lane 1:
// single_cycle_mips_32
module single_cycle_mips_32(clk, rst, imem_addr, imem_rdata, dmem_addr,
	dmem_wdata, dmem_we, dmem_rdata);
For scale: roughly 3700 cells after synthesis, ~1000 flip-flops, roughly 160 I/O pins.
make LEC_CHECK=0 ABC_AREA=0 CAP_MARGIN=0 CORE_ASPECT_RATIO=0.66 CORE_MARGIN=10 CORE_UTILIZATION=60 CTS_CLUSTER_DIAMETER=52 GPL_ROUTABILITY_DRIVEN=0 PLACE_DENSITY=0.78 SETUP_SLACK_MARGIN=0.29 SLEW_MARGIN=20 TNS_END_PERCENT=65 finish   # period 11.8 ns
run.sh (not shown) runs the stock make flow with config.mk's settings and CLKGATE_MAP_FILE=.
[inputs] lane 2 vs lane 1
Settings: a deleted TNS_END_PERCENT that had been 65; a deleted CTS_CLUSTER_DIAMETER that had been 52; a change of CORE_UTILIZATION from 60 to 28; a change of CORE_MARGIN from 10 to 2; a deleted GPL_ROUTABILITY_DRIVEN that had been 0; a deleted ABC_AREA that had been 0; a deleted PLACE_DENSITY that had been 0.78; a deleted CORE_ASPECT_RATIO that had been 0.66; a deleted SETUP_SLACK_MARGIN that had been 0.29; a change of CAP_MARGIN from 0 to 20; a change of the clock period (ns, I/O delays scaled along) from 11.8 to 13.3.
## What came out
- Comparing lane 2 against lane 1, there is no change at all in total of max-cap violations.
- Compared with lane 1, lane 2 shows a higher clock power share.
- Cmp lane 2 vs lane 1: number of clock buffer instances in the layout lower in lane 2
- Between lane 1 and lane 2, the cell area is higher for lane 2.
- Changes observed in lane 2 relative to lane 1: wire length of the first global-routing pass up 2.7%; post-detailed-placement cell area up 3.2%; fraction of power consumed by combinational cells down 0.4 points.
- Of lane 1 and lane 2, lane 1 shows the higher total number of vias, with lane 2 below it.
- Lane 2 vs. lane 1: core utilization lost 35 points, worst setup slack went up by 420 ps.
- Looking at logic share of the area across lane 1 and lane 2, the one that comes out higher is lane 1.
Changes in lane 3 relative to lane 2:
Settings: an added SETUP_SLACK_MARGIN of 1.28; an added PLACE_DENSITY of 0.36; a change of CORE_UTILIZATION from 28 to 72; an added CTS_CLUSTER_DIAMETER of 258; a change of the clock period (ns, I/O delays scaled along) from 13.3 to 4.36.
==> comparison <==
As the logs show, lane 3 stopped at 5_1_grt after a tool error, so it never reached the end of the flow.
Post-place setup slack for lane 3: 4960 ps down relative to lane 2
Changes observed in lane 3 relative to lane 2: number of placed instances with taps included lost 876; number of buffers inserted during clock tree synthesis picked up an extra 3.1%; area share of and-or/or-and cells after synthesis neither gained nor lost much.
Summary of lane 3 over lane 2: number of buffers inserted by post-CTS setup repair picked up an extra 76, proportion of synthesized flip-flops having asynchronous set or reset neither gained nor lost much, width of the die lost about 37%.

single_cycle_mips_32 again, from the RTL that the note above started with.
export LEC_CHECK = 0
export CAP_MARGIN = 20
export CORE_MARGIN = 2
export CORE_UTILIZATION = 40
export SLEW_MARGIN = 20
create_clock -name core_clock -period 12.0 [get_ports {clk}]
Rerun with:
Settings changed: CORE_UTILIZATION 40 to 72, CTS_CLUSTER_DIAMETER set to 242, SETUP_SLACK_MARGIN set to -0.14.
Clock period 12.0 ns to 3.44 ns, I/O delays scaled along.
- With this change the flow aborted during global routing (5_1_grt) on GRT-0116
- synthesized cell count does not change
- synthesized area stays the same
- die size came out lower by 44%
Rerun with:
Settings changed: CORE_UTILIZATION 72 to 65, CTS_CLUSTER_DIAMETER 242 to unset, CTS_CLUSTER_SIZE set to 44, SETUP_SLACK_MARGIN -0.14 to 1.77.
Clock period 3.44 ns to 6.32 ns, I/O delays scaled along.
- The changed run failed in global routing (5_1_grt)
- synthesized cell count does not change
- area after synthesis does not change
- die size went up by 11%
Rerun with:
Settings changed: CORE_UTILIZATION 65 to 58, CTS_CLUSTER_SIZE 44 to 46, PLACE_DENSITY_LB_ADDON set to 0.1, SETUP_SLACK_MARGIN 1.77 to 1.82.
=> With this change the flow completed and failed the layout checks on setup timing; die area increases by roughly a tenth; synthesized area does not change; synthesized cell count does not change.
Rerun with:
Settings changed: CAP_MARGIN 20 to 0, CORE_UTILIZATION 58 to 68, CTS_CLUSTER_DIAMETER set to 347, CTS_CLUSTER_SIZE 46 to 45, PLACE_DENSITY_LB_ADDON 0.1 to unset, SETUP_SLACK_MARGIN 1.82 to -0.35.
Outcome: This time the run ended with an error in global routing (5_1_grt) on ODB-0269; die size fell by 15%; area after synthesis stays the same; synthesized cell count does not change.

The RTL this note starts from:
==> flow/design.v <==
`timescale 1 ns / 100 ps
module sign_ext_16_32(d, q);
	input [15:0] d;
	output [31:0] q;
	assign q = { {16{d[15]}}, d};
endmodule
`timescale 1ns/1ps
module alu(alucont, rd1, rd2, res, zero);
	input [3:0] alucont;
	input [31:0] rd1;
	input [31:0] rd2;
	output reg [31:0] res;
	output wire zero;
	localparam AND 	= 4'b0000;
	localparam OR 	= 4'b0001;
	localparam ADD 	= 4'b0010;
	localparam SUB 	= 4'b0110;
	localparam SLT 	= 4'b0111;
	localparam NOR 	= 4'b1100;
	always @(*) begin
		case(alucont)
			AND		: begin
				res = rd1 & rd2;
			end
			OR 		: begin
				res = rd1 | rd2;
			end
			ADD 	: begin
				res = rd1 + rd2;
			end
			SUB 	: begin
				res = rd1 - rd2;
			end
			SLT 	: begin
				res = (rd1 < rd2) ? 1 : 0;
			end
			NOR 	: begin
				res = ~(rd1 | rd2);
			end
			default	: begin
				res = 32'b0;
			end
		endcase
	end
	assign zero = ~(|res);
endmodule
`timescale 1ns/1ns
module register_file(clk, ra1, ra2, wa, wd, rd1, rd2, regwrite);
	input clk;
	input [4:0] ra1;
	input [4:0] ra2;
	input [4:0] wa;
	input [31:0] wd;
	output reg [31:0] rd1;
	output reg [31:0] rd2;
	input regwrite;
	reg [31:0] memory [1:31];
	always @(*) begin
		rd1 = (ra1 == 5'd0) ? 32'b0 : memory[ra1];
		rd2 = (ra2 == 5'd0) ? 32'b0 : memory[ra2];
	end
	always @(posedge clk) begin
		if(regwrite && (wa != 5'd0))
			memory[wa] <= wd;	
	end
endmodule
`timescale 1ns/1ns
module single_cycle_mips_32(clk, rst, imem_addr, imem_rdata, dmem_addr,
	dmem_wdata, dmem_we, dmem_rdata);
	input clk;
	input rst;
	output [31:0] imem_addr;
	input [31:0] imem_rdata;
	output [31:0] dmem_addr;
	output [31:0] dmem_wdata;
	output dmem_we;
	input [31:0] dmem_rdata;
	localparam R_TYPE 		= 6'b000000;
	localparam LOAD_WORD 	= 6'b100011;
	localparam STORE_WORD 	= 6'b101011;
	localparam BRANCH_EQ	= 6'b000100;
	localparam JUMP 		= 6'b000010;
	reg RegDst;
	reg Branch;
	reg MemRead;
	reg MemToReg;
	reg [1:0] AluOP;
	reg MemWrite;
	reg ALUSrc;
	reg RegWrite;
	reg Jump;
	wire [31:0] instruction;
	always @(*) begin
		case(instruction[31:26])
			R_TYPE 	: begin
				RegDst <= 1'b1;
				ALUSrc <= 1'b0;
				MemToReg <= 1'b0;
				RegWrite <= 1'b1;
				MemRead <= 1'b0;
				MemWrite <= 1'b0;
				Branch <= 1'b0;
				AluOP <= 2'b10;
				Jump <= 1'b0;
			end
			LOAD_WORD 	: begin
				RegDst <= 1'b0;
				ALUSrc <= 1'b1;
				MemToReg <= 1'b1;
				RegWrite <= 1'b1;
				MemRead <= 1'b1;
				MemWrite <= 1'b0;
				Branch <= 1'b0;
				AluOP <= 2'b00;
				Jump <= 1'b0;
			end
			STORE_WORD 	: begin
				RegDst <= 1'b0;
				ALUSrc <= 1'b1;
				MemToReg <= 1'b0;
				RegWrite <= 1'b0;
				MemRead <= 1'b0;
				MemWrite <= 1'b1; 
				Branch <= 1'b0;
				AluOP <= 2'b00;
				Jump <= 1'b0;
			end
			BRANCH_EQ 	: begin
				RegDst <= 1'b0;
				ALUSrc <= 1'b0;
				MemToReg <= 1'b0;
				RegWrite <= 1'b0;
				MemRead <= 1'b0;
				MemWrite <= 1'b0;
				Branch = 1'b1;
				AluOP <= 2'b01;
				Jump <= 1'b0;
			end
			JUMP 	: begin
				RegDst <= 1'b0;
				ALUSrc <= 1'b0;
				MemToReg <= 1'b0;
				RegWrite <= 1'b0;
				MemRead <= 1'b0;
				MemWrite <= 1'b0;
				Branch = 1'b0;
				AluOP <= 2'b00;
				Jump <= 1'b1;
			end
			default begin
				RegDst <= 1'b0;
				ALUSrc <= 1'b0;
				MemToReg <= 1'b0;
				RegWrite <= 1'b0;
				MemRead <= 1'b0;
				MemWrite <= 1'b0;
				Branch = 1'b0;
				AluOP <= 2'b00;
				Jump <= 1'b0;
			end
		endcase
	end
	wire [31:0] next_instruction;
	reg [31:0] program_counter;
	always @(posedge clk or posedge rst) begin
		if (rst) begin
			program_counter <= 32'b0;
		end
		else begin
			program_counter <= next_instruction;	
		end
	end
	wire [31:0] program_counter_plus_4;
	assign program_counter_plus_4 = program_counter + 4;
	assign imem_addr = program_counter;
	assign instruction = imem_rdata;
	wire [4:0] write_address;
	assign write_address = RegDst ? instruction[15:11] : instruction[20:16];
	wire [31:0] write_data;
	wire [31:0] read_data_1;
	wire [31:0] read_data_2;
	register_file reg_file(
		.clk(clk),
		.ra1(instruction[25:21]),
		.ra2(instruction[20:16]),
		.wa(write_address),
		.wd(write_data),
		.rd1(read_data_1),
		.rd2(read_data_2),
		.regwrite(RegWrite)
		);
	wire [31:0] sign_extended_immediate_16;
	sign_ext_16_32 sign_ext(
		.d(instruction[15:0]),
		.q(sign_extended_immediate_16)
		);
	reg [3:0] alu_control;
	localparam AND 	= 4'b0000;
	localparam OR 	= 4'b0001;
	localparam ADD 	= 4'b0010;
	localparam SUB 	= 4'b0110;
	localparam SLT 	= 4'b0111;
	localparam NOR 	= 4'b1100;
	wire [5:0] funct_control;
	assign funct_control = instruction[5:0];
	always @(*) begin
		if (~AluOP[1] && ~AluOP[0]) begin
			alu_control <= ADD;
		end
		else if (AluOP[0]) begin
			alu_control <= SUB;
		end
		else if(AluOP[1]) begin
			if(funct_control[3:0] == 4'b0000)
				alu_control <= ADD;
			else if(funct_control[3:0] == 4'b0010)
				alu_control <= SUB;
			else if(funct_control[3:0] == 4'b0100)
				alu_control <= AND;
			else if(funct_control[3:0] == 4'b0101)
				alu_control <= OR;
			else if(funct_control[3:0] == 4'b1010)
				alu_control <= SLT;
			else if(funct_control[3:0] == 4'b0111)
				alu_control <= NOR;
			else
				alu_control <= 4'b0000;
		end
		else
			alu_control <= 4'b0000;
	end
	wire [31:0] alu_input_1;
	wire [31:0] alu_input_2;
	wire [31:0] alu_result;
	wire alu_zero;
	assign alu_input_1 = read_data_1;
	assign alu_input_2 = ALUSrc ? sign_extended_immediate_16 : read_data_2;
	alu alu(
		.alucont(alu_control),
		.rd1(alu_input_1),
		.rd2(alu_input_2),
		.res(alu_result),
		.zero(alu_zero)
		);
	wire [31:0] address_calc;
	wire [31:0] immediate_shift_left_2;
	wire PCSrc;
	wire [31:0] pre_jump_inst;
	wire [31:0] jump_address;
	assign jump_address = {program_counter_plus_4[31:28], instruction[25:0], 2'b0};
	assign PCSrc = Branch & alu_zero;
	assign immediate_shift_left_2 = {sign_extended_immediate_16[29:0], 2'b0};
	assign address_calc = program_counter_plus_4 + immediate_shift_left_2;
	assign pre_jump_inst = PCSrc ? address_calc : program_counter_plus_4;
	assign next_instruction = Jump ? jump_address : pre_jump_inst;
	wire [31:0] data_mem_data;
	assign dmem_addr = alu_result;
	assign dmem_wdata = read_data_2;
	assign dmem_we = MemWrite;
	assign data_mem_data = dmem_rdata;
	assign write_data = MemToReg ? data_mem_data : alu_result;
endmodule
Settings: LEC_CHECK=0, CAP_MARGIN=20, CORE_MARGIN=2, CORE_UTILIZATION=72, CTS_CLUSTER_DIAMETER=390, CTS_CLUSTER_SIZE=93, PLACE_DENSITY_LB_ADDON=0.02, SETUP_SLACK_MARGIN=1.39, SLEW_MARGIN=20; clock period 5.65 ns.
The first run never finished: it broke off in global routing (5_1_grt) with GRT-0232.
Edit:
Settings changed: CORE_UTILIZATION 72 to 65, CTS_CLUSTER_DIAMETER 390 to unset, CTS_CLUSTER_SIZE 93 to 52, PLACE_DENSITY_LB_ADDON 0.02 to unset, SETUP_SLACK_MARGIN 1.39 to 1.84.
Clock period 5.65 ns to 6.34 ns, I/O delays scaled along.
The changed run stopped in global routing (5_1_grt).
Die area goes up by 11%.
Synthesized area is unchanged.
Synthesized cell count stays the same.
Power and IR drop assume default switching activity.
